==> design.v <==
module ula(clock,rst,a,b,r,op,sb,sa,enable,sinA, sinB);
	input [7:0]a;
	input [7:0]b;
	input op;
	input clock;
	input rst;
	output reg [8:0]r;
	output sa, sb;
	input sinA;
	input sinB;
	reg saa;
	reg sbb;
	reg sinal;
	input enable;
	reg [6:0]aa;
	reg [6:0]bb;
	reg [7:0]rr;
	reg [7:0]rr_n;
	reg sinal_n;
	always @(*) begin
		saa = sinA;
		sbb = sinB;
		aa = a[6:0];
		bb = b[6:0];
		rr_n = rr;
		sinal_n = sinal;
		case(op)
			0: begin
				if(saa == 0 && sbb == 0)begin
					rr_n = aa + bb;
					sinal_n = 0;
				end
				if(saa == 1 && sbb == 0)begin
					if(aa > bb)begin
						rr_n = aa - bb;
						sinal_n = saa;
					end
					else begin
						rr_n = bb - aa;
						sinal_n = sbb;
					end
				end
				if(saa == 0 && sbb == 1)begin
					if(aa > bb)begin
						rr_n = aa - bb;
						sinal_n = saa;
					end
					else begin
						rr_n = bb - aa;
						sinal_n = sbb;
					end
				end
				if(saa == 1 && sbb == 1)begin
					rr_n = aa + bb;
					sinal_n = 1;
				end
			end	
			1: begin
			sbb = ~sbb;
			if(saa == 0 && sbb == 0)begin
					rr_n = aa + bb;
					sinal_n = 0;
				end
				if(saa == 1 && sbb == 0)begin
					if(aa > bb)begin
						rr_n = aa - bb;
						sinal_n = saa;
					end
					else begin
						rr_n = bb - aa;
						sinal_n = sbb;
					end
				end
				if(saa == 0 && sbb == 1)begin
					if(aa > bb)begin
						rr_n = aa - bb;
						sinal_n = saa;
					end
					else begin
						rr_n = bb - aa;
						sinal_n = sbb;
					end
				end
				if(saa == 1 && sbb == 1)begin
					rr_n = aa + bb;
					sinal_n = 1;
				end
			end	
		endcase
	end
	always @(posedge clock) begin
		if (rst) begin
			rr <= 0;
			sinal <= 0;
		end
		else begin
			rr <= rr_n;
			sinal <= sinal_n;
		end
	end
	always @(posedge clock) begin
		if (rst) begin
			r <= 0;
		end
		else if (rr==0) begin
			r[8] <= 1;
			r[7:0] <= rr;
		end
		else begin
			r[8] <= ~sinal;
			r[7:0] <= rr;
		end
	end
	assign sa = saa;
	assign sb = sbb;
endmodule
module bcdout(saida,saida1,saida2,in,enable);
	input [8:0] in;
	output reg [6:0]saida;
	output reg [6:0]saida1;
	output reg [6:0]saida2;
	input enable;
	reg sinal;
	reg [7:0]uni;
	reg [7:0]dez;
	reg [7:0]dezz;
	reg [7:0]cen;
	reg [6:0] su, sd, sc;
	reg [7:0] aux;
	always @(*) begin
		sinal = 0;
		aux = 0;
		uni = 0;
		dezz = 0;
		dez = 0;
		cen = 0;
		if (enable) begin
			sinal = in[8];
			aux[7:0] = in[7:0];
			uni = aux%10;
			dezz = aux%100;
			dez = dezz/10;
			cen = aux/100;
			case(uni)
				8'b00000000: 
					saida = 7'b0000001;
	            8'b00000001: 
					saida = 7'b1001111;
	            8'b00000010: 
					saida = 7'b0010010;
	            8'b00000011: 
					saida = 7'b0000110;
	            8'b00000100: 
					saida = 7'b1001100;
	            8'b00000101: 
					saida = 7'b0100100;
	            8'b00000110: 
					saida = 7'b0100000;
	            8'b00000111: 
					saida = 7'b0001111;
	            8'b00001000: 
					saida = 7'b0000000;
	            8'b00001001: 
					saida = 7'b0000100;
				default:
					saida = 7'b1111110;
        endcase
        		case(dez)
				8'b00000000: 
					saida1 = 7'b0000001;
	            8'b00000001: 
					saida1 = 7'b1001111;
	            8'b00000010: 
					saida1 = 7'b0010010;
	            8'b00000011: 
					saida1 = 7'b0000110;
	            8'b00000100: 
					saida1 = 7'b1001100;
	            8'b00000101: 
					saida1 = 7'b0100100;
	            8'b00000110: 
					saida1 = 7'b0100000;
	            8'b00000111: 
					saida1 = 7'b0001111;
	            8'b00001000: 
					saida1 = 7'b0000000;
	            8'b00001001: 
					saida1 = 7'b0000100;
				default:
					saida1 = 7'b1111110;
        endcase
        case(cen)
				8'b00000000: 
					saida2 = 7'b0000001;
	            8'b00000001: 
					saida2 = 7'b1001111;
				8'b00000010: 
					saida2 = 7'b0010010;
				default:
					saida2 = 7'b1111110;
        endcase
		end
		else begin
				saida = 7'b1111111;
				saida1 = 7'b1111111;
				saida2 = 7'b1111111;
			end	
	end
endmodule
module Remoto(clk,rst,entrada,comando,su,sd,suB,sdB,saida_1,saida1_1,saida2_1,soma_result_1,sinal_A,sinal_B);
parameter inicia            = 2'b00;   
parameter inicia_1          = 2'b01;    
parameter leitura           = 2'b10; 
parameter zera_B    = 3'b010;
parameter zera_tudo = 3'b011;
parameter soma      = 3'b100;
parameter sub       = 3'b101;
parameter muda_sinal= 3'b110;
parameter  DESLIGADO = 0;
parameter  ESPERA = 1;
parameter limite_um      =  4095; 
parameter lid_zero      =  3594;  
parameter  RECEBE_A_DEZ = 2;
parameter  RECEBE_A_UNI = 3;
parameter  MUDA_SINAL_A = 4;
parameter  RECEBE_A_DEZ_B = 5;
parameter  RECEBE_A_UNI_B = 6;
parameter  MUDA_SINAL_B = 7;
parameter  ZERA_TUDO = 8;	
parameter lid_um  			=  3281;  
parameter tempo_zero      =  648;
parameter tempo_bit  =  312;
input         clk;      
input         rst;
input         entrada;    
output reg [7:0] comando;
output reg[6:0] su;
output reg[6:0] sd;
output reg[6:0] suB;
output reg[6:0] sdB; 
wire [8:0] soma_result;
output reg [8:0] soma_result_1;
reg [4:0] estado_m;
reg [7:0] vetorA;
reg [7:0] vetorA_aux;
reg [7:0] vetorA_2;
reg [7:0] vetorA_1;
reg [7:0] vetorB;
reg [7:0] vetorB_aux;
reg [7:0] vetorB_1;
reg [7:0] vetorB_2;
reg on;
output reg sinal_A;
output reg sinal_B;
reg    [11:0] contado_inicial;            
reg           contado_inicial_flag;      
reg [26:0]delay;
reg [2:0]op;
wire [6:0] saida;
wire [6:0] saida1;
wire [6:0] saida2;
output [6:0] saida_1;
output [6:0] saida1_1;
output [6:0] saida2_1;
reg    [11:0] contador_inicial;           
reg           contador_inicial_flag;    
reg    [11:0] contagem;           
reg           contagem_flag;     
reg     [5:0] bitcount;              
reg     [1:0] estado;             
reg    [31:0] dados_control;        
reg nova_mensagem;
reg    [8:0] sr;
reg   [26:0] dl;        
assign saida_1 = saida;
assign saida1_1 = saida1;
assign saida2_1 = saida2;
ula G1(.clock(clk),.rst(rst),.a(vetorA),.b(vetorB),.r(soma_result),.op(op), .enable(on), .sinA(sinal_A),.sinB(sinal_B));
bcdout G2(.saida(saida),.saida1(saida1),.saida2(saida2),.in(soma_result_1),.enable(on));
always @(posedge clk )
if (rst)
			 contado_inicial <= 0;
else if ((estado == inicia) && !entrada)
			 contado_inicial <= contado_inicial + 1'b1;
		else                           
			 contado_inicial <= 0;	              		 	
always @(posedge clk)	
if (rst)
			 contador_inicial <= 0;
else if ((estado == inicia_1) && entrada)
			 contador_inicial <= contador_inicial + 1'b1;
		else  
			 contador_inicial <= 0;	            		 	
always @(posedge clk )
if (rst)
			 contagem <= 0;
else if ((estado == leitura) && entrada)
			 contagem <= contagem + 1'b1;
		else
			 contagem <= 1'b0;        
always @(posedge clk)
if (rst)
	     bitcount <= 6'b0;
else if (estado == leitura)
		begin
			if (contagem == tempo_bit)
					bitcount <= bitcount + 1'b1; 
		end   
	  else
	     bitcount <= 6'b0;
always @(posedge clk) 
		if (rst)
			estado <= inicia;
		else
			case (estado)
 			    inicia  : if (contado_inicial > lid_zero)  
			  	              estado <= inicia_1; 
			    inicia_1: if (contador_inicial > lid_um)
			  	              estado <= leitura;
			    leitura : if ((contagem >= limite_um) || (bitcount >= 33))
			  					      estado <= inicia;
	        default  : estado <= inicia; 
			 endcase
always @(posedge clk)
	  if (rst)
			 dados_control <= 0;
	  else if (estado == leitura)
		begin
			 if (contagem >= tempo_zero) 
			    dados_control[bitcount-1'b1] <= 1'b1;  
		end
		else
			 dados_control <= 0;
always @(posedge clk)
	  if (rst) begin
			comando <= 0;
			nova_mensagem <= 1'b0;
	  end
	  else if (bitcount == 32) begin
			 if (dados_control[31:24] == ~dados_control[23:16])
			 begin		
				comando[7:0] <= dados_control[23:16]; 
			 	nova_mensagem <= 1'b1;
			 end
			 else
				  nova_mensagem <= 1'b0 ;
		end
		else begin
			nova_mensagem <= 1'b0 ;
		end
always @(posedge clk) begin
	sr = soma_result_1;
	dl = delay;
	if (rst) begin
		estado_m <= DESLIGADO;
		on <= 0;
		op <= 1;
		vetorA <= 8'b11111111;
		vetorB <= 8'b11111111;
		sinal_A <= 0;
		sinal_B <= 0;
		soma_result_1 <= 0;
		delay <= 0;
	end
	else begin
	if(sr==0)begin
		sr=9'b000000000;
	end
	else if(!on && sr[8]==0) begin
		sr[8]=1'b1;
	end
	case(estado_m)
		DESLIGADO: begin
				if(comando == 8'b00010010 && nova_mensagem)begin
					estado_m <= ESPERA;
					on <= 1;
					vetorA<=0;
					vetorB<=0;
					op<=0;
					if(soma_result==0)begin
						sr=9'b000000000;
					end
				end
			end
		ESPERA:begin
				if(comando == 8'b00010010 && nova_mensagem)begin 
					vetorA<=8'b11111111;
					vetorB<=8'b11111111;
					sr = 9'b100000000;
					estado_m <= DESLIGADO;
					on<=0;
				end
				else if(comando == 8'b00001111)begin  
					estado_m <=  RECEBE_A_DEZ;
					vetorA<=0;
					sinal_A<=0;
					sr = 9'b100000000;
				end
				else if(comando == 8'b00010000)begin  
					estado_m <=  ZERA_TUDO;
					vetorA<=0;
					vetorB<=0;
					sinal_A<=0;
					sinal_B<=0;
					sr = 9'b100000000;
				end
				else if(comando == 8'b00010011)begin 
					estado_m <= RECEBE_A_DEZ_B;
					vetorB<=0;
					sinal_B<=0;
					sr = 9'b100000000;
				end
				else if(comando == 8'b00011010)begin 
					op<=0;
					if(soma_result==0)begin
						sr=9'b000000000;
					end
					else begin
						sr = soma_result;
					end
				end
				else if(comando == 8'b00011110)begin 
					op<=1;
					if(soma_result==0)begin
						sr=9'b000000000;
					end
					else begin
					sr = soma_result;
					end
				end
			end
		ZERA_TUDO:begin
				estado_m <= RECEBE_A_DEZ;
				sr = 9'b100000000;
		end
		RECEBE_A_DEZ_B:begin
				if(comando >= 0 && comando < 10)begin
					vetorB <=comando;
					sinal_B <=0;
					estado_m <= RECEBE_A_UNI_B;
					dl = 0;
				end
			end	
		RECEBE_A_DEZ:begin
				if(comando >= 0 && comando < 10)begin
					vetorA <= comando;
					sinal_A <=0;
					estado_m <= RECEBE_A_UNI;
					dl = 0;
				end
			end	
		RECEBE_A_UNI:begin
			dl = dl + 1'b1;
				if((dl > 78125 && (comando >= 0 && comando < 10)) && nova_mensagem)begin
					vetorA<=vetorA * 10 + comando;
					estado_m <= MUDA_SINAL_A;
					dl = 0;
				end
				else if((dl > 78125 && comando > 9) && nova_mensagem)begin
					estado_m <= MUDA_SINAL_A;
					dl = 0;
				end
			end
		RECEBE_A_UNI_B:begin
			dl = dl + 1'b1;
				if((dl > 78125 && (comando >= 0 && comando < 10)) && nova_mensagem)begin
					vetorB<=vetorB * 10 + comando;
					estado_m <= MUDA_SINAL_B;
					dl = 0;
				end
				else if((dl > 78125 && comando > 9) && nova_mensagem)begin
					estado_m <= MUDA_SINAL_B;
					dl = 0;
				end
			end
		MUDA_SINAL_A:begin
			if(comando == 8'b00001100)begin
				sinal_A<=~sinal_A;
				estado_m <=ESPERA;
			end
			else if(comando > 9 && comando != 8'b00001100)begin
				estado_m <=ESPERA;
			end
		end
		MUDA_SINAL_B:begin
			if(comando == 8'b00001100 )begin
				sinal_B<=~sinal_B;
				estado_m <=ESPERA;
			end
			else if(comando > 9 && comando != 8'b00001100)begin
				estado_m <=ESPERA;
			end
		end
	endcase	
	soma_result_1 <= sr;
	delay <= dl;
	end
end
always @(*) begin
		vetorA_1 = 0;
		vetorA_2 = 0;
		su = 7'b1111111;
		sd = 7'b1111111;
		if(vetorA > 200) begin
			su = 7'b1111111;
			sd = 7'b1111111;
		end
		else begin
			vetorA_1 = vetorA%10;
			vetorA_2 = vetorA/10;
			case(vetorA_1)
				0: 
					su = 7'b0000001;
	            1: 
					su = 7'b1001111;
	            2: 
					su = 7'b0010010;
	            3: 
					su = 7'b0000110;
	            4: 
					su = 7'b1001100;
	            5: 
					su = 7'b0100100;
	            6: 
					su = 7'b0100000;
	            7: 
					su = 7'b0001111;
	            8: 
					su = 7'b0000000;
	            9: 
					su = 7'b0000100;
        endcase
	        case(vetorA_2)
		        	0: 
		        		sd = 7'b0000001;
			        1: 
			        	sd = 7'b1001111;
			        2: 
			        	sd = 7'b0010010;
			        3: 
			        	sd = 7'b0000110;
			        4: 
			        	sd = 7'b1001100;
			        5: 
			        	sd = 7'b0100100;
			        6: 
			        	sd = 7'b0100000;
			        7: 
			        	sd = 7'b0001111;
			        8: 
			        	sd = 7'b0000000;
			        9: 
			        	sd = 7'b0000100;
			endcase
		end	
	end
	always @(*) begin
		vetorB_1 = 0;
		vetorB_2 = 0;
		suB = 7'b1111111;
		sdB = 7'b1111111;
		if(vetorB > 200) begin
			suB = 7'b1111111;
			sdB = 7'b1111111;
		end
		else begin
			vetorB_1 = vetorB%10;
			vetorB_2 = vetorB/10;
			case(vetorB_1)
					0: 
						suB = 7'b0000001;
		            1: 
						suB = 7'b1001111;
		            2: 
						suB = 7'b0010010;
		            3: 
						suB = 7'b0000110;
		            4: 
						suB = 7'b1001100;
		            5: 
						suB = 7'b0100100;
		            6: 
						suB = 7'b0100000;
		            7: 
						suB = 7'b0001111;
		            8: 
						suB = 7'b0000000;
		            9: 
						suB = 7'b0000100;
	        endcase
	        case(vetorB_2)
		        	0: 
		        		sdB = 7'b0000001;
			        1: 
			        	sdB = 7'b1001111;
			        2: 
			        	sdB = 7'b0010010;
			        3: 
			        	sdB = 7'b0000110;
			        4: 
			        	sdB = 7'b1001100;
			        5: 
			        	sdB = 7'b0100100;
			        6: 
			        	sdB = 7'b0100000;
			        7: 
			        	sdB = 7'b0001111;
			        8: 
			        	sdB = 7'b0000000;
			        9: 
			        	sdB = 7'b0000100;
			endcase
		end
	end	
endmodule
==> run.sh <==
#!/bin/bash
# the make line also repeats each setting of config.mk as NAME=value (left out here)
make -C /OpenROAD-flow-scripts/flow DESIGN_CONFIG=/design/flow/config.mk WORK_HOME=/design/flow/orfs CLKGATE_MAP_FILE= finish
==> config.mk <==
export PLATFORM = sky130hd
export DESIGN_NAME = Remoto
export DESIGN_NICKNAME = Remoto
export VERILOG_FILES = /design/flow/design.v
export SDC_FILE = /design/flow/constraint.sdc
export NUM_CORES = 4
export LEC_CHECK = 0
export ABC_AREA = 1
export CAP_MARGIN = 20
export CORE_MARGIN = 2
export CORE_UTILIZATION = 72
export CTS_CLUSTER_SIZE = 76
export PLACE_DENSITY_LB_ADDON = 0.0
export SLEW_MARGIN = 20
==> constraint.sdc <==
create_clock -name core_clock -period 6.43 [get_ports {clk}]
set_input_delay 1.2860 -clock core_clock [delete_from_list [all_inputs] [get_ports {clk}]]
set_output_delay 1.2860 -clock core_clock [all_outputs]
set_load 0.01 [all_outputs]
==> reports/metrics.yaml, run 1 <==
status: "complete, but fails checks"
so_faults: "negative setup slack"
grt_use_total: 0.3499
tool_warnings: 87
peakVddDrop_mv: 0.2176
synth_flop_count: 153
most_common_cell: "nand2_1"
min_period_ns: 7.344
nets: 2464
p_comb_frac: 0.009
pin_count: 71
grt_pass1_vias: 13530
holdPathEnd: "contado_inicial[0]"
power.share.clock: 0.506
r2r_start: "delay[0]"
post_drt_via_cell_ratio: 6.398
worstHoldPathType: "reg2reg"
finalClockPeriodUsage: 1.142
cts_hold_buf: 0
cp_max_fo: 6
internal-power_mw: 1.542
ys_cells: 2169
topCombFamilyByArea: "simple AND/OR/NAND/NOR gates"
total_power_mw: 1.959
synth_top_cell_by_area: "dfxtp_1"
avgSynthCellArea_um2: 6.363
r2r_setup_slack_ns: 2.02
xor_share: 0.04044
rsz0062_at_grt: "yes"
seq_power_mw: 0.949
simple_gate_area_frac: 0.3586
avgRoutedWirePerCell_um: 18.15
min_from: "contado_inicial[0]"
synth.area.top_cells: "dfxtp_1, nand2_1, ha_1"
hold_viol: 0
cts-root-buf: "clkbuf_16"
slowest_stage: "dfxtp_4"
antenna_found_initial: 1
hold_depth: 1
fmax_mhz: 136.2
firstDrtPassIters: 17
num_vias: 16510
setup_ws_ns: -0.9137
synth_warnings: 4
timing.hold.ws_ns: 0.4472
worstSetupStartpoint: "soma_result_1[6]"
top_power_group: "the clock network"
dp_cells: 2464
top_cells_by_count: "nand2_1, inv_1, nor2_1"
clk_pin_slew_worst_paths_ns: 0.06
synth-adder-area-share: 0.1189
dpl.hpwl_um: 25430
rows: 50
max_slew_margin: 0.2579
seq_area_frac_synth: 0.2219
compound_area_frac: 0.1519
clock_latency_ns: 0.44
fin_util: 0.8872
die_y_um: 142.4
mappedNetlistNets: 2299
yosys_area_um2: 13800
cp.required_ns: 5.14
antennaDiodeCount: 0
cp.arrival_ns: 6.06
edf_count: 0
first_iter_violations: 2359
path_depth: 40
synth_cells: 2169
worst_setup_path_end_kind: "output pin"
grt_first_pass_wirelength_um: 59780
pwr.group.clock_mw: 0.992
ff_type: "dfxtp_1"
synth-async-reset-ratio: 0
critPathMaxStageDelay_ns: 0.37
numCtsBuffers: 17
netSwitchingFraction: 0.2127
clk_path_buf_depth: 2
portBuffers: 70
slew_viol_final: 0
final-setup-viol-count: 23
htree_levels: 4
dieWidth_um: 142.4
syn_area_um2: 13800
wl_um: 46840
ys_sh_mux: 0.001541
startpoint_type: "flip-flop"
critPathCapture: "saida1_1[2]"
regToRegEndpoint: "delay[20]"
grt-ovfl-total: 0
cts_num_sinks: 153
drc: 0
yosysTopAreaCellShare: 0.2219
die-area_um2: 20290
crit_type: "reg2out"
cp_top_family: "simple AND/OR/NAND/NOR gates"
cts_tree: "built"
fin_cells: 2581
synth.distinct_cells: 68
grt_max_degree: 82
areaGrowthSynthToFinish_pct: 20.65
finClkSkew_ns: 0.01218
leakage_nw: 7.895
p_sw_mw: 0.4166
gp_congestion: 0.9399
comb_cell_power_mw: 0.0185
power_density_nw_per_um2: 117.6
seqPwrFrac: 0.484
antenna_left: 0
fp-utilization: 0.7353
worstRegToRegCells: 17
crit_top_cell: "nand2_2"
critPathBufInv: 9
worst_pin_slew_ns: 1.105
core_um2: 18770
maxCapViolCount: 0
==> through the flow <==
stage          area [um^2]  worst slack, ns  TNS [ns]
3_3_place_gp         14820         0.009076         0
4_1_cts              15790         -0.01479  -0.01479
5_1_grt              16650           -1.227    -16.08
3_5_place_dp         14820          -0.3688    -1.656
6_report             16650          -0.9137    -10.38
2_1_floorplan        13800           0.3829         0
==> metal layers <==
layer	wire, um	share of wire	global-route usage
met4	3731	0.080	0.1355
met2	20890	0.45	0.6280
met5	103	0.0022	0
met3	5808	0.12	0.05182
met1	16310	0.35	0.4205
==> cell type report <==
class	count	area, um^2
Multi-Input combinational cell	1640	9876
Sequential cell	153	3078
Fill cell	970	2117
Timing Repair Buffer	179	1499
Inverter	343	1325
Clock buffer	21	460.4
Tap cell	234	292.8
Clock inverter	11	120.1
==> repair_timing <==
action / 4_1_cts / 5_1_grt
resized: 84 / 168
setup buffers: 26 / 56
pin swaps: 24 / 74
setup endpoints to repair: 32 / 42
cloned: 0 / 3
==> run 2, diff against run 1 <==
Settings changed: CAP_MARGIN 20 to 15, CORE_UTILIZATION 72 to 71, CTS_CLUSTER_DIAMETER set to 198, CTS_CLUSTER_SIZE 76 to 15, GPL_ROUTABILITY_DRIVEN set to 0, MAX_ROUTING_LAYER set to met4, PLACE_DENSITY_LB_ADDON 0.0 to 0.04, SETUP_SLACK_MARGIN set to 0.26.
Clock period 6.43 ns to 6.5 ns, I/O delays scaled along.
==> run 2 against run 1 <==
Compared with the run above:
- synthesized area is the same
- synthesized cell count is the same
- die area grew 1.4%
- the run now fails in global routing
==> reports/metrics.yaml, run 2 <==
status: "did not finish"
failed_stage: "global routing"
dieWidth_um: 143.4  # +0.68%
dpl.hpwl_um: 25610  # +0.71%
ff_type: "dfxtp_1"
ys_cells: 2169  # unchanged
mappedNetlistNets: 2299  # unchanged
synth_warnings: 4  # unchanged
dp_cells: 2488  # +0.97%
simple_gate_area_frac: 0.3586  # unchanged
yosys_area_um2: 13800  # unchanged
cts-root-buf: "clkbuf_16"
core_um2: 18890  # +0.67%
compound_area_frac: 0.1519  # unchanged
clk_path_buf_depth: 2  # unchanged
edf_count: 0  # unchanged
xor_share: 0.04044  # unchanged
synth-async-reset-ratio: 0  # unchanged
synth.distinct_cells: 68  # unchanged
yosysTopAreaCellShare: 0.2219  # unchanged
synth_cells: 2169  # unchanged
pre_cts_ws_ns: -0.3042  # +0.06462 ns
rows: 50  # unchanged
synth_flop_count: 153  # unchanged
portBuffers: 70  # unchanged
most_common_cell: "nand2_1"
seq_area_frac_synth: 0.2219  # unchanged
numCtsBuffers: 17  # unchanged
die_y_um: 143.4  # +0.68%
synth_top_cell_by_area: "dfxtp_1"
top_cells_by_count: "nand2_1, inv_1, nor2_1"
synth.area.top_cells: "dfxtp_1, nand2_1, ha_1"
syn_area_um2: 13800  # unchanged
avgSynthCellArea_um2: 6.363  # unchanged
topCombFamilyByArea: "simple AND/OR/NAND/NOR gates"
pin_count: 71  # unchanged
synth-adder-area-share: 0.1189  # unchanged
ys_sh_mux: 0.001541  # unchanged
cts_hold_buf: 0  # unchanged
die-area_um2: 20570  # +1.4%
fp-utilization: 0.7305  # -0.004870
cts_num_sinks: 153  # unchanged
place_area_um2: 14840  # +0.12%
htree_levels: 4  # unchanged
## run 2: timing repair
action | in CTS
pin swaps | 39
endpoints found under the setup margin | 38
cloned | 1
hold endpoints to repair | 0
resized | 126
setup buffers | 45
==> run 3, diff against run 2 <==
Clock period 6.5 ns to 6.19 ns, I/O delays scaled along.
==> run 3 against run 2 <==
Compared with the run above:
- the run again fails in global routing
- die area did not move
- synthesized cell count did not move
- synthesized area did not move
==> reports/metrics.yaml, run 3 <==
status: "did not finish"
failed_stage: "global routing"
error: "[ERROR GRT-0232] Routing congestion too high. Check the congestion heatmap in the GUI."
numCtsBuffers: 17  # unchanged
mappedNetlistNets: 2299  # unchanged
fp-utilization: 0.7305  # unchanged
rows: 50  # unchanged
dp_cells: 2503  # +0.60%
synth_flop_count: 153  # unchanged
most_common_cell: "nand2_1"
pre_cts_ws_ns: -0.4325  # -0.1283 ns
htree_levels: 4  # unchanged
grt-ovfl-total: 128
synth-adder-area-share: 0.1189  # unchanged
simple_gate_area_frac: 0.3586  # unchanged
cts_num_sinks: 153  # unchanged
topCombFamilyByArea: "simple AND/OR/NAND/NOR gates"
die-area_um2: 20570  # unchanged
ys_cells: 2169  # unchanged
portBuffers: 70  # unchanged
synth_warnings: 4  # unchanged
xor_share: 0.04044  # unchanged
edf_count: 0  # unchanged
clk_path_buf_depth: 2  # unchanged
top_cells_by_count: "nand2_1, inv_1, nor2_1"
place_area_um2: 14960  # +0.81%
die_y_um: 143.4  # unchanged
compound_area_frac: 0.1519  # unchanged
synth_cells: 2169  # unchanged
cts_hold_buf: 0  # unchanged
ys_sh_mux: 0.001541  # unchanged
yosysTopAreaCellShare: 0.2219  # unchanged
avgSynthCellArea_um2: 6.363  # unchanged
synth_top_cell_by_area: "dfxtp_1"
synth.area.top_cells: "dfxtp_1, nand2_1, ha_1"
pin_count: 71  # unchanged
synth.distinct_cells: 68  # unchanged
synth-async-reset-ratio: 0  # unchanged
syn_area_um2: 13800  # unchanged
cts-root-buf: "clkbuf_16"
core_um2: 18890  # unchanged
dpl.hpwl_um: 25540  # -0.27%
grt_use_total: 0.8310
yosys_area_um2: 13800  # unchanged
ff_type: "dfxtp_1"
dieWidth_um: 143.4  # unchanged
seq_area_frac_synth: 0.2219  # unchanged
==> run 3: timing repair <==
action | CTS
cloned | 0
setup buffers | 74
pin swaps | 97
setup endpoints to repair | 42
gates resized | 284
==> run 3: layer usage <==
| metal | overflow | track usage |
|---|---|---|
| met2 | 73 | 0.9699 |
| met4 | 48 | 0.8535 |
| met1 | 2 | 0.7858 |
| met3 | 5 | 0.7041 |
| met5 | - | - |
==> run 4, diff against run 3 <==
Settings changed: CAP_MARGIN 15 to 20, CELL_PAD_IN_SITES_DETAIL_PLACEMENT set to 0, CORE_ASPECT_RATIO set to 1.39, CORE_UTILIZATION 71 to 40, CTS_CLUSTER_DIAMETER 198 to not set, CTS_CLUSTER_SIZE 15 to 21, GPL_ROUTABILITY_DRIVEN 0 to not set, GPL_TIMING_DRIVEN set to 0, MAX_ROUTING_LAYER met4 to not set, PLACE_DENSITY_LB_ADDON 0.04 to not set, SETUP_SLACK_MARGIN 0.26 to not set, SLEW_MARGIN 20 to 35.
Clock period 6.19 ns to 14.0 ns, I/O delays scaled along.
==> run 4 against run 3 <==
Compared with the run above:
- the run now finishes clean
- synthesized area unchanged
- synthesized cell count unchanged
- die area is 75% higher
==> reports/metrics.yaml, run 4 <==
status: "no timing/DRC/antenna violations"
critPathCapture: "saida1_1[2]"
netSwitchingFraction: 0.2366
gp_congestion: 0.8630
grt_use_total: 0.1975
top_cells_by_count: "nand2_1, inv_1, nor2_1"
p_comb_frac: 0.011
grt_max_degree: 17
finalClockPeriodUsage: 0.6566
ys_cells: 2169  # unchanged
internal-power_mw: 0.6897
comb_cell_power_mw: 0.00994
peakVddDrop_mv: 0.07797
syn_area_um2: 13800  # unchanged
cts-root-buf: "clkbuf_16"
worst_pin_slew_ns: 0.7773
yosys_area_um2: 13800  # unchanged
worst_setup_path_end_kind: "output pin"
synth-async-reset-ratio: 0  # unchanged
topCombFamilyByArea: "simple AND/OR/NAND/NOR gates"
maxCapViolCount: 0
synth.distinct_cells: 68  # unchanged
seqPwrFrac: 0.483
synth_warnings: 4  # unchanged
worstRegToRegCells: 18
cp_top_family: "simple AND/OR/NAND/NOR gates"
power_density_nw_per_um2: 57.74
holdPathEnd: "contagem[0]"
compound_area_frac: 0.1519  # unchanged
top_power_group: "the clock network"
cp_max_fo: 10
fp-utilization: 0.4043  # -0.3261
fin_setup_tns_ns: 0
path_depth: 39
leakage_nw: 7.289
nets: 2387
cp.arrival_ns: 6.39
synth_flop_count: 153  # unchanged
dieWidth_um: 161.6  # +13%
tool_warnings: 85
firstDrtPassIters: 5
grt_first_pass_wirelength_um: 60040
areaGrowthSynthToFinish_pct: 13.38
r2r_setup_slack_ns: 9.66
portBuffers: 69  # -1.4%
synth.area.top_cells: "dfxtp_1, nand2_1, ha_1"
crit_type: "reg2out"
avgRoutedWirePerCell_um: 12.91
timing.hold.ws_ns: 0.4478
edf_count: 0  # unchanged
drc: 0
die_y_um: 223.0  # +55%
hold_viol: 0
p_sw_mw: 0.2137
crit_top_cell: "nand2_1"
synth_top_cell_by_area: "dfxtp_1"
cts_setup_buffers: 0  # -100%
cts_tree: "built"
startpoint_type: "flip-flop"
fillerInstances: 3545
wl_um: 35130
synth-adder-area-share: 0.1189  # unchanged
first_iter_violations: 701
antenna_found_initial: 0
mappedNetlistNets: 2299  # unchanged
xor_share: 0.04044  # unchanged
core_um2: 34130  # +81%
clk_path_buf_depth: 2  # unchanged
antennaDiodeCount: 0
numCtsBuffers: 17  # unchanged
cp.required_ns: 11.20
clk_pin_slew_worst_paths_ns: 0.07
max_slew_margin: 0.4770
die-area_um2: 36020  # +75%
grt-ovfl-total: 0
finClkSkew_ns: 0.009153
synth_cells: 2169  # unchanged
simple_gate_area_frac: 0.3586  # unchanged
fin_cells: 2721
critPathMaxStageDelay_ns: 0.52
cts_resized: 0  # -100%
seq_area_frac_synth: 0.2219  # unchanged
final-setup-viol-count: 0
num_vias: 13730
ff_type: "dfxtp_1"
dpl.hpwl_um: 28040  # +9.8%
pwr.group.clock_mw: 0.457
critPathBufInv: 7
cts_hold_buf: 0  # unchanged
min_from: "contagem[0]"
min_period_ns: 9.193
htree_levels: 4  # unchanged
rows: 80  # +60%
worstSetupStartpoint: "soma_result_1[5]"
avgSynthCellArea_um2: 6.363  # unchanged
power.share.clock: 0.506
fmax_mhz: 108.8
antenna_left: 0
rsz0062_at_grt: "no"
seq_power_mw: 0.436
yosysTopAreaCellShare: 0.2219  # unchanged
dp_cells: 2689  # +7.4%
slowest_stage: "dfxtp_1"
pin_count: 71  # unchanged
cts_num_sinks: 153  # unchanged
regToRegEndpoint: "delay[21]"
ys_sh_mux: 0.001541  # unchanged
grt_pass1_vias: 13160
worstHoldPathType: "reg2reg"
most_common_cell: "nand2_1"
r2r_start: "delay[0]"
clock_latency_ns: 0.44
hold_depth: 1
slew_viol_final: 0
post_drt_via_cell_ratio: 5.044
[run 4: layout make-up]
cell class | instances | area (um^2) | area share
inverter | 343 | 1300 | 0.08308
clock buffer | 17 | 425.4 | 0.02719
timing repair buffer | 69 | 690.7 | 0.04414
clock inverter | 15 | 156.4 | 0.009995
tap | 451 | 564.3 | 0.03606
buffer | 36 | 172.7 | 0.01103
multi-input combinational | 1637 | 9275 | 0.5928
sequential | 153 | 3063 | 0.1957
[run 4: layer usage]
metal	track usage	wire (um)	vias up
met2	0.3781	17970	206
met5	0	0	-
met4	0.05069	579	0
met3	0.02212	1156	45
met1	0.2303	15430	6236
li1	-	-	7238
[run 4: metrics by stage]
step | total power, mW | worst slack [ns] | instance area, um^2 | util
global route | 0.9331 | 4.090 | 15650 | 0.4584
CTS | 0.9152 | 4.778 | 15640 | 0.4583
finish | 0.9035 | 4.807 | 15650 | 0.4584
floorplan | 0.4518 | 6.439 | 13800 | -
detailed placement | 0.4560 | 5.267 | 15060 | 0.4412
global placement | 0.4557 | 5.324 | 15060 | 0.4411
==> run 5, diff against run 4 <==
Settings changed: ABC_AREA 1 to not set, CELL_PAD_IN_SITES_DETAIL_PLACEMENT 0 to not set, CORE_ASPECT_RATIO 1.39 to not set, CORE_UTILIZATION 40 to 64, CTS_CLUSTER_SIZE 21 to 45, GPL_TIMING_DRIVEN 0 to not set, HOLD_SLACK_MARGIN set to 0.3, SETUP_SLACK_MARGIN set to 1.71, SLEW_MARGIN 35 to 20.
Clock period 14.0 ns to 6.02 ns, I/O delays scaled along.
==> run 5 against run 4 <==
Compared with the run above:
- now fails the layout checks on negative setup slack
- die area shrank 38%
- highest routed layer unchanged
- synthesized area shrank 1.9%
- largest cell class unchanged
- via count grew 8.3%
- sequential power grew 130%
- critical path type unchanged
- non-clock buffer count grew 214
- setup slack lost 5.4 ns
- power grew 130%
- wire length grew 20%
- final area grew 15%
- core utilization grew 40 points
==> reports/metrics.yaml, run 5 <==
status: "complete, but fails checks"
so_faults: "negative setup slack"
wl_met2_um: 20510  # +14%
post_drt_via_cell_ratio: 6.394  # +27%
synth.distinct_cells: 101  # +49%
numCtsBuffers: 17  # unchanged
edf_count: 0  # unchanged
seq_area_frac_synth: 0.2263  # +0.004370
regToRegEndpoint: "G1.rr[5]"
cts_num_sinks: 153  # unchanged
slew_viol_final: 0  # unchanged
mappedNetlistNets: 1916  # -17%
core_um2: 20890  # -39%
firstDrtPassIters: 8  # +3
htree_levels: 4  # unchanged
synth_flop_count: 153  # unchanged
design_area_um2: 17950  # +15%
seq_power_mw: 1.01  # +130%
seqPwrFrac: 0.494  # +0.011
dieWidth_um: 149.4  # -7.5%
critPathBufInv: 6  # -1
maxCapViolCount: 0  # unchanged
worstHoldPathType: "reg2reg"
synth_warnings: 4  # unchanged
synth_top_cell_by_area: "dfxtp_1"
most_common_cell: "nor2_1"
critPathCapture: "saida1_1[5]"
drt-met1-wl_um: 17490  # +13%
met3_length_um: 3027  # +160%
fin_setup_tns_ns: -11.56  # -11.56 ns
worstSetupStartpoint: "soma_result_1[4]"
gp_congestion: 0.8873  # +2.8%
grt-ovfl-total: 0  # unchanged
r2r_start: "vetorB[2]"
internal-power_mw: 1.576  # +130%
grt_max_degree: 69  # +52
top_layer: "met4"
combGateArea_um2: 11030  # +19%
rows: 53  # -34%
pin_count: 71  # unchanged
clk_path_buf_depth: 2  # unchanged
netSwitchingFraction: 0.2324  # -0.004173
pwr.group.clock_mw: 1.02  # +120%
path_depth: 27  # -31%
areaGrowthSynthToFinish_pct: 32.63
yosys_area_um2: 13530  # -1.9%
cp.required_ns: 4.82  # -6.38 ns
hold_viol: 0  # unchanged
top_cells_by_count: "nor2_1, nand2_1, dfxtp_1"
min_period_ns: 6.624
leakage_nw: 7.206  # -1.1%
cts-root-buf: "clkbuf_16"
crit_type: "reg2out"
xor_share: 0.07424  # +0.03380
final-setup-viol-count: 37  # +37
die-area_um2: 22330  # -38%
tool_warnings: 90  # +5.9%
simple_gate_area_frac: 0.2284  # -0.1301
synth_cells: 1786  # -18%
r2r_setup_slack_ns: 1.89  # -7.77 ns
fp-utilization: 0.6479  # +0.2436
grt_pass1_vias: 13550  # +3.0%
pre_cts_ws_ns: -0.5996  # -5.867 ns
holdPathEnd: "G1.r[8]"
cts_tree: "built"
topCombFamilyByArea: "AND-OR/OR-AND gates"
syn_area_um2: 13530  # -1.9%
p_comb_frac: 0.011  # about the same
hold_depth: 1  # unchanged
p_sw_mw: 0.4771  # +120%
top_power_group: "the clock network"
antenna_found_initial: 0  # unchanged
grt_use_total: 0.3417  # +0.1442
power_density_nw_per_um2: 114.4  # +98%
slowest_stage: "dfxtp_4"
compound_area_frac: 0.2604  # +0.1086
wl_um: 42220  # +20%
min_from: "G1.sinal"
fmax_mhz: 151.0
place_area_um2: 16120  # +7.0%
ys_sh_mux: 0.03171  # +0.03017
finClkSkew_ns: 0.008881  # -0.0002724 ns
synth-adder-area-share: 0.1291  # +0.01020
clock_latency_ns: 0.44  # about the same
dpl.hpwl_um: 26810  # -4.4%
ys_cells: 1786  # -18%
num_vias: 14870  # +8.3%
rsz0062_at_grt: "yes"
antenna_left: 0  # unchanged
critPathMaxStageDelay_ns: 0.38  # -0.14 ns
ff_type: "dfxtp_1"
nets: 2167  # -9.2%
startpoint_type: "flip-flop"
synth-async-reset-ratio: 0  # unchanged
setup_ws_ns: -0.6044  # -5.412 ns
fillerInstances: 1184  # -67%
cp_max_fo: 4  # -6
power.share.clock: 0.495  # -0.011
max_slew_margin: 0.4586  # -0.01848
antennaDiodeCount: 0  # unchanged
grt_first_pass_wirelength_um: 63890  # +6.4%
yosysTopAreaCellShare: 0.2263  # +0.004370
die_y_um: 149.4  # -33%
worst_setup_path_end_kind: "output pin"
synth.area.top_cells: "dfxtp_1, ha_1, nor2_1"
finalClockPeriodUsage: 1.100  # +0.4438
portBuffers: 70  # +1.4%
drc: 0  # unchanged
cp_top_family: "AND-OR/OR-AND gates"
first_iter_violations: 1196  # +71%
peakVddDrop_mv: 0.1869  # +140%
worst_pin_slew_ns: 0.8102  # +0.03292 ns
comb_cell_power_mw: 0.0227  # +130%
register_area_um2: 3077  # +0.45%
worstRegToRegCells: 19  # +1
avgRoutedWirePerCell_um: 18.16  # +41%
clk_pin_slew_worst_paths_ns: 0.06  # about the same
avgSynthCellArea_um2: 7.578  # +19%
cp.arrival_ns: 5.42  # -0.97 ns
run 5: repair_timing:
action,4_1_cts,5_1_grt
buffers inserted,45,26
gates cloned,0,0
gates resized,271,111
pin swaps,54,71
setup endpoints to repair,90,79
hold buffers,0,0
run 5: routing by layer:
metal	up-vias	GRT usage
met5	-	0
met4	0	0.1086
met3	134	0.04756
met2	705	0.5780
met1	7009	0.4508
li1	7018	-
run 5: area by class of cell:
type                            instances  area share
Inverter                               77     0.01868
Clock inverter                         13    0.006134
Sequential cell                       153      0.1714
Multi-Input combinational cell       1469      0.6142
Timing Repair Buffer                  319      0.1452
Tap cell                              275     0.01917
Clock buffer                           19     0.02523
run 5: per-stage QoR:
stage | hold WS [ns] | instances | utilization | power [mW]
finish | 0.4315 | 2325 | 0.8594 | 2.053
global placement | 0.4161 | 2222 | 0.7715 | 1.059
CTS | 0.4296 | 2299 | 0.8294 | 2.050
detailed placement | 0.4197 | 2222 | 0.7715 | 1.059
global route | 0.4423 | 2325 | 0.8594 | 2.107
floorplan | 0.4074 | 1786 | - | 1.053
==> run 6, diff against run 5 <==
Settings changed: CORE_UTILIZATION 64 to 56, CTS_CLUSTER_DIAMETER set to 381, CTS_CLUSTER_SIZE 45 to 99, HOLD_SLACK_MARGIN 0.3 to not set, PLACE_DENSITY set to 0.46, SETUP_SLACK_MARGIN 1.71 to not set.
Clock period 6.02 ns to 14.0 ns, I/O delays scaled along.
==> run 6 against run 5 <==
Compared with the run above:
- now clean on timing, DRC and antenna
- register-to-register slack better by 7.6 ns
- largest cell class unchanged
- first-iteration DRC count is 30% lower
- die area is 14% higher
- setup slack better by 3.8 ns
- clock skew is 0.0016 ns higher
- wire length is 23% lower
- global-route usage is 9.0 points lower
- highest routed layer unchanged
- core utilization is 23 points lower
==> reports/metrics.yaml, run 6 <==
top_power_group: "the clock network"
synth_top_cell_by_area: "dfxtp_1"
dp_cells: 2096  # -5.7%
cts_hold_buf: 0  # unchanged
status: "no timing/DRC/antenna violations"
most_common_cell: "nor2_1"
cp.required_ns: 11.20  # +6.38 ns
path_depth: 25  # -7.4%
post_drt_via_cell_ratio: 6.054  # -5.3%
antenna_left: 0  # unchanged
clk_path_buf_depth: 2  # unchanged
total_power_mw: 0.9092  # -56%
crit_type: "reg2out"
edf_count: 0  # unchanged
synth_warnings: 4  # unchanged
areaGrowthSynthToFinish_pct: 10.27
synth-adder-area-share: 0.1291  # unchanged
antenna_found_initial: 0  # unchanged
grt_pass1_vias: 11830  # -13%
critPathMaxStageDelay_ns: 0.83  # +0.45 ns
place_area_um2: 14330  # -11%
die-area_um2: 25430  # +14%
holdPathEnd: "G1.r[8]"
fp-utilization: 0.5732  # -0.07474
p_sw_mw: 0.2010  # -58%
r2r_start: "delay[1]"
grt-ovfl-total: 0  # unchanged
internal-power_mw: 0.7083  # -55%
regToRegEndpoint: "delay[22]"
simple_gate_area_frac: 0.2284  # unchanged
ys_sh_mux: 0.03171  # unchanged
synth_flop_count: 153  # unchanged
gp_congestion: 0.8711  # -1.8%
dpl.hpwl_um: 23480  # -12%
max_slew_margin: 0.4037  # -0.05481
min_period_ns: 10.76
synth-async-reset-ratio: 0  # unchanged
avgSynthCellArea_um2: 7.578  # unchanged
p_comb_frac: 0.010  # about the same
xor_share: 0.07424  # unchanged
worstRegToRegCells: 16  # -3
fin_util: 0.6320  # -0.2273
worstSetupStartpoint: "soma_result_1[4]"
finalClockPeriodUsage: 0.7686  # -0.3318
nets: 1926  # -11%
clock_latency_ns: 0.43  # about the same
seq_area_frac_synth: 0.2263  # unchanged
crit_top_cell: "ha_1"
topCombFamilyByArea: "AND-OR/OR-AND gates"
hold_depth: 1  # unchanged
cts_num_sinks: 153  # unchanged
numCtsBuffers: 17  # unchanged
grt_first_pass_wirelength_um: 55630  # -13%
portBuffers: 70  # unchanged
syn_area_um2: 13530  # unchanged
seqPwrFrac: 0.480  # -0.014
final-setup-viol-count: 0  # -100%
cts_tree: "built"
pre_cts_ws_ns: 3.758  # +4.358 ns
fin_setup_tns_ns: 0  # +11.56 ns
min_from: "G1.sinal"
grt_max_degree: 70  # +1.4%
seq_power_mw: 0.436  # -57%
yosysTopAreaCellShare: 0.2263  # unchanged
critPathBufInv: 5  # -1
critPathCapture: "saida1_1[5]"
die_y_um: 159.5  # +6.7%
worst_setup_path_end_kind: "output pin"
firstDrtPassIters: 6  # -2
antennaDiodeCount: 0  # unchanged
first_iter_violations: 834  # -30%
maxCapViolCount: 0  # unchanged
clk_pin_slew_worst_paths_ns: 0.06  # about the same
worstHoldPathType: "reg2reg"
fmax_mhz: 92.94
rows: 56  # +5.7%
cts_setup_buffers: 0  # -100%
ff_type: "dfxtp_1"
slowest_stage: "dfxtp_1"
cp.arrival_ns: 7.96  # +2.54 ns
startpoint_type: "flip-flop"
mappedNetlistNets: 1916  # unchanged
synth.distinct_cells: 101  # unchanged
cp_max_fo: 23  # +19
drc: 0  # unchanged
core_um2: 23610  # +13%
synth_cells: 1786  # unchanged
finClkSkew_ns: 0.01045  # +0.001568 ns
setup_ws_ns: 3.240  # +3.844 ns
num_vias: 12880  # -13%
wl_um: 32310  # -23%
netSwitchingFraction: 0.2210  # -0.01136
timing.hold.ws_ns: 0.4304  # -0.001119 ns
top_cells_by_count: "nor2_1, nand2_1, dfxtp_1"
grt_use_total: 0.2517  # -0.09000
design_area_um2: 14920  # -17%
leakage_nw: 5.903  # -18%
fin_cells: 2127  # -8.5%
comb_cell_power_mw: 0.00940
power_density_nw_per_um2: 60.92  # -47%
htree_levels: 4  # unchanged
power.share.clock: 0.510  # +0.015
yosys_area_um2: 13530  # unchanged
rsz0062_at_grt: "no"
peakVddDrop_mv: 0.05721  # -69%
cts-root-buf: "clkbuf_16"
slew_viol_final: 0  # unchanged
pwr.group.clock_mw: 0.463  # -55%
pin_count: 71  # unchanged
cts_resized: 0  # -100%
dieWidth_um: 159.5  # +6.7%
r2r_setup_slack_ns: 9.53  # +7.64 ns
ys_cells: 1786  # unchanged
tool_warnings: 87  # -3.3%
worst_pin_slew_ns: 0.8944  # +0.08418 ns
synth.area.top_cells: "dfxtp_1, ha_1, nor2_1"
cp_top_family: "AND-OR/OR-AND gates"
compound_area_frac: 0.2604  # unchanged
hold_viol: 0  # unchanged
avgRoutedWirePerCell_um: 15.19  # -16%
[run 6: cell type report]
class                           instances  area [um^2]
Inverter                               77        300.3
Tap cell                              319        399.1
Fill cell                            2196         8688
Sequential cell                       153         3063
Multi-Input combinational cell       1469         9819
Clock buffer                           20        446.7
Clock inverter                         11        140.1
Timing Repair Buffer                   78        755.7
[run 6: layer usage]
metal	track usage	share of wire	up-vias
met4	0.06942	0.018	0
met2	0.4211	0.46	253
met5	0	0	-
li1	-	-	6514
met1	0.3405	0.48	6066
met3	0.03256	0.034	43
==> run 7, diff against run 6 <==
Settings changed: ABC_AREA set to 1, CAP_MARGIN 20 to 15, CORE_UTILIZATION 56 to 71, CTS_CLUSTER_DIAMETER 381 to 346, CTS_CLUSTER_SIZE 99 to 59, GPL_ROUTABILITY_DRIVEN set to 0, MAX_ROUTING_LAYER set to met4, PLACE_DENSITY 0.46 to not set, PLACE_DENSITY_LB_ADDON set to 0.2, SETUP_SLACK_MARGIN set to 0.94.
Clock period 14.0 ns to 7.91 ns, I/O delays scaled along.
==> run 7 against run 6 <==
Compared with the run above:
- sequential share of layout area down 1.4 points
- clock power up about 90%
- critical path depth up 14
- die area down 19%
==> reports/metrics.yaml, run 7 <==
synth_cells: 2169  # +21%
mappedNetlistNets: 2299  # +20%
dpl.hpwl_um: 25140  # +7.1%
pin_count: 71  # unchanged
antenna_left: 0  # unchanged
drc: 0  # unchanged
synth.distinct_cells: 68  # -33%
startpoint_type: "flip-flop"
num_vias: 15080  # +17%
worstHoldPathType: "reg2reg"
r2r_setup_slack_ns: 3.59  # -5.94 ns
avgSynthCellArea_um2: 6.363  # -16%
simple_gate_area_frac: 0.3586  # +0.1301
hold_viol: 0  # unchanged
status: "no timing/DRC/antenna violations"
leakage_nw: 7.667  # +30%
p_sw_mw: 0.3548  # +77%
comb_cell_power_mw: 0.0150  # +60%
avgRoutedWirePerCell_um: 14.97  # -1.4%
grt_first_pass_wirelength_um: 59970  # +7.8%
firstDrtPassIters: 7  # +1
post_drt_via_cell_ratio: 5.893  # -2.6%
clk_path_buf_depth: 2  # unchanged
clk_pin_slew_worst_paths_ns: 0.06  # about the same
crit_type: "reg2out"
xor_share: 0.04044  # -0.03380
power.share.clock: 0.528  # +0.018
yosys_area_um2: 13800  # +2.0%
synth_warnings: 4  # unchanged
grt_use_total: 0.3574  # +0.1057
cts_hold_buf: 0  # unchanged
yosysTopAreaCellShare: 0.2219  # -0.004370
critPathMaxStageDelay_ns: 0.38  # -0.45 ns
netSwitchingFraction: 0.2133  # -0.007694
r2r_start: "delay[0]"
edf_count: 0  # unchanged
portBuffers: 70  # unchanged
antenna_found_initial: 0  # unchanged
cp.arrival_ns: 5.47  # -2.49 ns
compound_area_frac: 0.1519  # -0.1086
maxCapViolCount: 0  # unchanged
cp_max_fo: 6  # -74%
p_comb_frac: 0.009  # about the same
cts_tree: "built"
worst_setup_path_end_kind: "output pin"
ys_cells: 2169  # +21%
ff_type: "dfxtp_1"
ys_sh_mux: 0.001541  # -0.03017
slowest_stage: "dfxtp_4"
holdPathEnd: "contagem[0]"
min_period_ns: 7.057
internal-power_mw: 1.308  # +85%
min_from: "contagem[0]"
antennaDiodeCount: 0  # unchanged
most_common_cell: "nand2_1"
rsz0062_at_grt: "yes"
seq_power_mw: 0.770  # +77%
finalClockPeriodUsage: 0.8921  # +0.1236
seq_area_frac_synth: 0.2219  # -0.004370
path_depth: 39  # +56%
htree_levels: 4  # unchanged
cp_top_family: "simple AND/OR/NAND/NOR gates"
peakVddDrop_mv: 0.1621  # +180%
rows: 50  # -11%
fillerInstances: 1142  # -48%
final-setup-viol-count: 0  # unchanged
clock_latency_ns: 0.44  # about the same
topCombFamilyByArea: "simple AND/OR/NAND/NOR gates"
regToRegEndpoint: "delay[4]"
cp.required_ns: 6.33  # -4.87 ns
timing.hold.ws_ns: 0.4455  # +0.01511 ns
finClkSkew_ns: 0.007511  # -0.002938 ns
hold_depth: 1  # unchanged
dieWidth_um: 143.4  # -10%
synth.area.top_cells: "dfxtp_1, nand2_1, ha_1"
grt_max_degree: 83  # +19%
syn_area_um2: 13800  # +2.0%
crit_top_cell: "nand2_1"
max_slew_margin: 0.3428  # -0.06091
top_cells_by_count: "nand2_1, inv_1, nor2_1"
tool_warnings: 87  # unchanged
fin_util: 0.8549  # +0.2229
fp-utilization: 0.7305  # +0.1573
power_density_nw_per_um2: 103.0  # +69%
numCtsBuffers: 17  # unchanged
synth-async-reset-ratio: 0  # unchanged
fin_setup_tns_ns: 0  # unchanged
slew_viol_final: 0  # unchanged
core_um2: 18890  # -20%
first_iter_violations: 1618  # +94%
worstSetupStartpoint: "soma_result_1[5]"
worstRegToRegCells: 17  # +1
seqPwrFrac: 0.463  # -0.017
cts-root-buf: "clkbuf_16"
synth_top_cell_by_area: "dfxtp_1"
top_power_group: "the clock network"
die-area_um2: 20570  # -19%
synth_flop_count: 153  # unchanged
grt-ovfl-total: 0  # unchanged
grt_pass1_vias: 13540  # +14%
fmax_mhz: 141.7
combGateArea_um2: 9628  # -1.9%
synth-adder-area-share: 0.1189  # -0.01020
critPathCapture: "saida1_1[1]"
pwr.group.clock_mw: 0.878  # +90%
cts_num_sinks: 153  # unchanged
worst_pin_slew_ns: 0.9782  # +0.08384 ns
critPathBufInv: 9  # +4
areaGrowthSynthToFinish_pct: 17.04
register_area_um2: 3093  # +0.98%
wl_um: 38300  # +19%
die_y_um: 143.4  # -10%
nets: 2415  # +25%
==> run 7: final cells by class <==
class	count	share of cell area
sequential	153	0.1915
multi-input combinational	1638	0.5961
clock inverter	11	0.009916
clock buffer	21	0.02975
timing repair buffer	132	0.07096
inverter	343	0.08165
tap	260	0.02014
==> run 7: what timing repair did <==
item	CTS	global route
pin swaps	13	29
cloned	0	1
endpoints found under the hold margin	0	0
endpoints found under the setup margin	37	42
setup buffers	22	37
gates resized	59	110
==> run 7: per-stage QoR <==
stage | total power [mW] | setup slack (ns) | area (um^2) | instances
after global routing | 1.700 | 0.4464 | 16150 | 2558
after CTS | 1.664 | 0.9323 | 15630 | 2520
after floorplan | 0.7997 | 1.567 | 13800 | 2169
after global placement | 0.8035 | 0.9164 | 14670 | 2466
final | 1.663 | 0.8531 | 16150 | 2558
after detailed placement | 0.8039 | 0.5680 | 14670 | 2466
==> run 7: layer usage <==
layer	track usage	vias to the layer above	routed length [um]
met4	0.1414	0	1310
met3	0.05032	152	2790
li1	-	7295	-
met2	0.6085	732	18610
met1	0.4276	6896	15590
met5	-	-	0
==> run 8, diff against run 7 <==
Settings changed: CAP_MARGIN 15 to 20, CORE_UTILIZATION 71 to 70, CTS_CLUSTER_DIAMETER 346 to 221, CTS_CLUSTER_SIZE 59 to 15, GPL_ROUTABILITY_DRIVEN 0 to not set, MAX_ROUTING_LAYER met4 to not set, PLACE_DENSITY_LB_ADDON 0.2 to not set, SETUP_SLACK_MARGIN 0.94 to not set.
Clock period 7.91 ns to 6.87 ns, I/O delays scaled along.
==> run 8 against run 7 <==
Compared with the run above:
- sequential cell count unchanged
- synthesized area did not move
- die area grew 1.4%
- final cell count is the same
- power rose by 11%
- sequential power up 15%
- still clean
- first-iteration DRC count shrank 31%
- clock skew is essentially flat
- sequential share of layout area hardly changed
- clock power rose by 7.6%
==> reports/metrics.yaml, run 8 <==
drc: 0  # unchanged
finClkSkew_ns: 0.007900  # +0.0003894 ns
dpl.hpwl_um: 25550  # +1.7%
clock_latency_ns: 0.43  # about the same
portBuffers: 70  # unchanged
worst_setup_path_end_kind: "output pin"
worstHoldPathType: "reg2reg"
r2r_start: "delay[0]"
synth_warnings: 4  # unchanged
tool_warnings: 88  # +1.1%
synth_cells: 2169  # unchanged
grt-ovfl-total: 0  # unchanged
simple_gate_area_frac: 0.3586  # unchanged
timing.hold.ws_ns: 0.4472  # +0.001673 ns
htree_levels: 4  # unchanged
cts_num_sinks: 153  # unchanged
fp-utilization: 0.7114  # -0.01903
max_slew_margin: 0.3525  # +0.009722
cts_tree: "built"
critPathBufInv: 11  # +2
worstSetupStartpoint: "soma_result_1[5]"
synth_flop_count: 153  # unchanged
xor_share: 0.04044  # unchanged
worstRegToRegCells: 17  # unchanged
rsz0062_at_grt: "yes"
hold_depth: 1  # unchanged
cp.arrival_ns: 5.34  # -0.13 ns
grt_max_degree: 83  # unchanged
ys_sh_mux: 0.001541  # unchanged
dieWidth_um: 144.4  # +0.69%
crit_type: "reg2out"
ff_type: "dfxtp_1"
final-setup-viol-count: 0  # unchanged
fmax_mhz: 148.8
mappedNetlistNets: 2299  # unchanged
status: "no timing/DRC/antenna violations"
synth-async-reset-ratio: 0  # unchanged
die_y_um: 144.4  # +0.69%
min_period_ns: 6.719
top_power_group: "the clock network"
finalClockPeriodUsage: 0.9780  # +0.08582
critPathMaxStageDelay_ns: 0.32  # -0.06 ns
avgRoutedWirePerCell_um: 13.97  # -6.7%
power.share.clock: 0.511  # -0.017
antenna_found_initial: 0  # unchanged
synth_top_cell_by_area: "dfxtp_1"
min_from: "contagem[0]"
place_area_um2: 14780  # +0.76%
rows: 51  # +2.0%
p_comb_frac: 0.009  # about the same
internal-power_mw: 1.417  # +8.3%
most_common_cell: "nand2_1"
fin_setup_tns_ns: 0  # unchanged
regToRegEndpoint: "delay[6]"
pwr.group.clock_mw: 0.945  # +7.6%
grt_first_pass_wirelength_um: 57210  # -4.6%
antenna_left: 0  # unchanged
clk_path_buf_depth: 2  # unchanged
wl_um: 35740  # -6.7%
cp.required_ns: 5.50  # -0.83 ns
die-area_um2: 20850  # +1.4%
avgSynthCellArea_um2: 6.363  # unchanged
yosysTopAreaCellShare: 0.2219  # unchanged
post_drt_via_cell_ratio: 5.665  # -3.9%
path_depth: 35  # -10%
critPathCapture: "saida1_1[1]"
pin_count: 71  # unchanged
synth.distinct_cells: 68  # unchanged
cp_top_family: "simple AND/OR/NAND/NOR gates"
startpoint_type: "flip-flop"
r2r_setup_slack_ns: 2.62  # -0.97 ns
yosys_area_um2: 13800  # unchanged
seqPwrFrac: 0.480  # +0.017
syn_area_um2: 13800  # unchanged
areaGrowthSynthToFinish_pct: 15.99
power_density_nw_per_um2: 115.6  # +12%
compound_area_frac: 0.1519  # unchanged
cts-root-buf: "clkbuf_16"
ys_cells: 2169  # unchanged
numCtsBuffers: 17  # unchanged
edf_count: 0  # unchanged
grt_pass1_vias: 13130  # -3.0%
comb_cell_power_mw: 0.0169
topCombFamilyByArea: "simple AND/OR/NAND/NOR gates"
netSwitchingFraction: 0.2342  # +0.02088
seq_power_mw: 0.888  # +15%
synth-adder-area-share: 0.1189  # unchanged
top_cells_by_count: "nand2_1, inv_1, nor2_1"
gp_congestion: 0.9400
nets: 2410  # -0.21%
num_vias: 14490  # -3.9%
holdPathEnd: "contagem[0]"
synth.area.top_cells: "dfxtp_1, nand2_1, ha_1"
antennaDiodeCount: 0  # unchanged
slew_viol_final: 0  # unchanged
grt_use_total: 0.3282  # -0.02921
worst_pin_slew_ns: 0.9638  # -0.01447 ns
design_area_um2: 16010  # -0.89%
peakVddDrop_mv: 0.1907  # +18%
firstDrtPassIters: 6  # -1
first_iter_violations: 1109  # -31%
leakage_nw: 7.580  # -1.1%
cp_max_fo: 7  # +1
clk_pin_slew_worst_paths_ns: 0.07  # about the same
hold_viol: 0  # unchanged
maxCapViolCount: 0  # unchanged
slowest_stage: "dfxtp_1"
core_um2: 19400  # +2.7%
p_sw_mw: 0.4334  # +22%
seq_area_frac_synth: 0.2219  # unchanged
-- run 8: layout make-up --
type	instances	area [um^2]
Fill cell	1372	3391
Clock buffer	18	439.2
Tap cell	265	331.6
Multi-Input combinational cell	1637	9573
Sequential cell	153	3069
Timing Repair Buffer	128	1125
Inverter	343	1311
Clock inverter	14	158.9
-- run 8: timing repair --
action,in CTS,in global routing
hold buffers,0,0
pin swaps,13,25
endpoints found under the setup margin,27,36
setup buffers,12,29
resized,44,87
hold endpoints to repair,0,0
-- run 8: metrics by stage --
step	utilization	power, mW	std cells	setup WS, ns
floorplan	-	0.9207	2169	0.7349
global placement	0.7621	0.9250	2485	0.1596
detailed placement	0.7621	0.9254	2485	-0.1146
CTS	0.8033	1.851	2529	0.01869
global route	0.8252	1.895	2558	-0.1398
finish	0.8252	1.851	2558	0.1514
-- run 8: per-layer routing --
| layer | track usage | vias to the layer above | part of all wire |
|---|---|---|---|
| met1 | 0.4069 | 6601 | 0.43 |
| li1 | - | 7287 | - |
| met3 | 0.04735 | 89 | 0.060 |
| met4 | 0.1048 | 0 | 0.025 |
| met5 | 0 | - | 0 |
| met2 | 0.5859 | 514 | 0.49 |
==> run 9, diff against run 8 <==
Settings changed: CORE_UTILIZATION 70 to 72, CTS_CLUSTER_DIAMETER 221 to 373, CTS_CLUSTER_SIZE 15 to 100, PLACE_DENSITY set to 0.39.
Clock period 6.87 ns to 11.7 ns, I/O delays scaled along.
==> run 9 against run 8 <==
Compared with the run above:
- sequential share of layout area is 1.0 points higher
- core utilization is 1.8 points lower
- sequential power is 41% lower
- non-clock buffer count is 55 lower
- die area is 2.7% lower
- largest power group is now registers
- critical path depth is 6 higher
- global-route usage is 0.69 points higher
- register-to-register slack better by 4.8 ns
==> reports/metrics.yaml, run 9 <==
status: "no timing/DRC/antenna violations"
portBuffers: 70  # unchanged
synth_cells: 2169  # unchanged
critPathCapture: "saida1_1[2]"
synth.distinct_cells: 68  # unchanged
worstRegToRegCells: 17  # unchanged
grt_first_pass_wirelength_um: 57550  # +0.59%
rsz0062_at_grt: "no"
antenna_left: 0  # unchanged
slew_viol_final: 0  # unchanged
grt_pass1_vias: 13030  # -0.80%
avgSynthCellArea_um2: 6.363  # unchanged
cts_setup_buffers: 0  # -12
yosysTopAreaCellShare: 0.2219  # unchanged
final-setup-viol-count: 0  # unchanged
most_common_cell: "nand2_1"
r2r_start: "delay[0]"
tool_warnings: 87  # -1.1%
gp_congestion: 0.9549  # +1.6%
p_sw_mw: 0.2294  # -47%
fp-utilization: 0.7353  # +0.02390
first_iter_violations: 1089  # -1.8%
cts_resized: 0  # -100%
hold_viol: 0  # unchanged
compound_area_frac: 0.1519  # unchanged
fmax_mhz: 115.6
cp.required_ns: 9.36  # +3.86 ns
clk_path_buf_depth: 2  # unchanged
synth_warnings: 4  # unchanged
worstHoldPathType: "reg2reg"
synth_top_cell_by_area: "dfxtp_1"
die-area_um2: 20290  # -2.7%
yosys_area_um2: 13800  # unchanged
edf_count: 0  # unchanged
comb_cell_power_mw: 0.0100
avgRoutedWirePerCell_um: 13.55  # -3.0%
path_depth: 41  # +17%
clk_pin_slew_worst_paths_ns: 0.06  # about the same
numCtsBuffers: 17  # unchanged
top_power_group: "registers"
mappedNetlistNets: 2299  # unchanged
synth-adder-area-share: 0.1189  # unchanged
die_y_um: 142.4  # -1.4%
cp_max_fo: 10  # +3
fin_setup_tns_ns: 0  # unchanged
simple_gate_area_frac: 0.3586  # unchanged
maxCapViolCount: 0  # unchanged
grt_use_total: 0.3351  # +0.006905
synth_flop_count: 153  # unchanged
leakage_nw: 7.198  # -5.0%
peakVddDrop_mv: 0.1082  # -43%
hold_depth: 1  # unchanged
firstDrtPassIters: 6  # unchanged
antennaDiodeCount: 0  # unchanged
areaGrowthSynthToFinish_pct: 9.801
core_um2: 18770  # -3.3%
dpl.hpwl_um: 25110  # -1.7%
slowest_stage: "clkdlybuf4s50_1"
grt_max_degree: 83  # unchanged
worst_setup_path_end_kind: "output pin"
internal-power_mw: 0.7936  # -44%
cp.arrival_ns: 6.31  # +0.97 ns
timing.hold.ws_ns: 0.4457  # -0.001485 ns
worstSetupStartpoint: "soma_result_1[5]"
p_comb_frac: 0.010  # about the same
r2r_setup_slack_ns: 7.37  # +4.75 ns
min_period_ns: 8.650
topCombFamilyByArea: "simple AND/OR/NAND/NOR gates"
cp_top_family: "simple AND/OR/NAND/NOR gates"
synth.area.top_cells: "dfxtp_1, nand2_1, ha_1"
worst_pin_slew_ns: 0.9125  # -0.05128 ns
cts_hold_buf: 0  # unchanged
seq_area_frac_synth: 0.2219  # unchanged
pwr.group.clock_mw: 0.491  # -48%
clock_latency_ns: 0.43  # about the same
crit_top_cell: "nand2_1"
min_from: "contagem[0]"
wl_um: 33510  # -6.2%
place_area_um2: 14640  # -0.97%
rows: 50  # -2.0%
holdPathEnd: "contagem[0]"
ff_type: "dfxtp_1"
ys_sh_mux: 0.001541  # unchanged
netSwitchingFraction: 0.2242  # -0.01001
critPathBufInv: 9  # -2
synth-async-reset-ratio: 0  # unchanged
finalClockPeriodUsage: 0.7393  # -0.2387
drc: 0  # unchanged
cts_num_sinks: 153  # unchanged
xor_share: 0.04044  # unchanged
cts_tree: "built"
pin_count: 71  # unchanged
post_drt_via_cell_ratio: 5.683  # +0.32%
seqPwrFrac: 0.510  # +0.030
max_slew_margin: 0.3870  # +0.03445
num_vias: 14050  # -3.1%
cts-root-buf: "clkbuf_16"
critPathMaxStageDelay_ns: 0.49  # +0.17 ns
syn_area_um2: 13800  # unchanged
top_cells_by_count: "nand2_1, inv_1, nor2_1"
htree_levels: 4  # unchanged
dieWidth_um: 142.4  # -1.4%
nets: 2355  # -2.3%
power_density_nw_per_um2: 67.51  # -42%
antenna_found_initial: 0  # unchanged
ys_cells: 2169  # unchanged
regToRegEndpoint: "delay[23]"
crit_type: "reg2out"
finClkSkew_ns: 0.008741  # +0.0008408 ns
seq_power_mw: 0.522  # -41%
fin_util: 0.8074  # -0.01781
design_area_um2: 15150  # -5.3%
grt-ovfl-total: 0  # unchanged
power.share.clock: 0.480  # -0.031
startpoint_type: "flip-flop"
-- run 9: metal layers --
layer / part of all wire / GRT usage
met3: 0.056 / 0.04677
met4: 0.020 / 0.09693
met2: 0.48 / 0.5946
met1: 0.44 / 0.4233
met5: 0 / 0
-- run 9: cell type report --
class / instances / area (um^2)
clock buffers: 21 / 440.4
clock inverters: 11 / 73.82
fillers: 1465 / 3615
inverters: 343 / 1300
multi-input cells: 1637 / 9265
flip-flops and latches: 153 / 3063
well taps: 234 / 292.8
repair buffers: 73 / 718.2
-- run 9: per-stage QoR --
stage	worst slack, ns	instances	total power [mW]
2_1_floorplan	4.599	2169	0.5406
3_3_place_gp	3.939	2439	0.5431
3_5_place_dp	3.562	2440	0.5434
4_1_cts	3.110	2472	1.025
5_1_grt	2.466	2472	1.046
6_report	3.050	2472	1.023
Power is estimated from default activity; no workload was simulated.
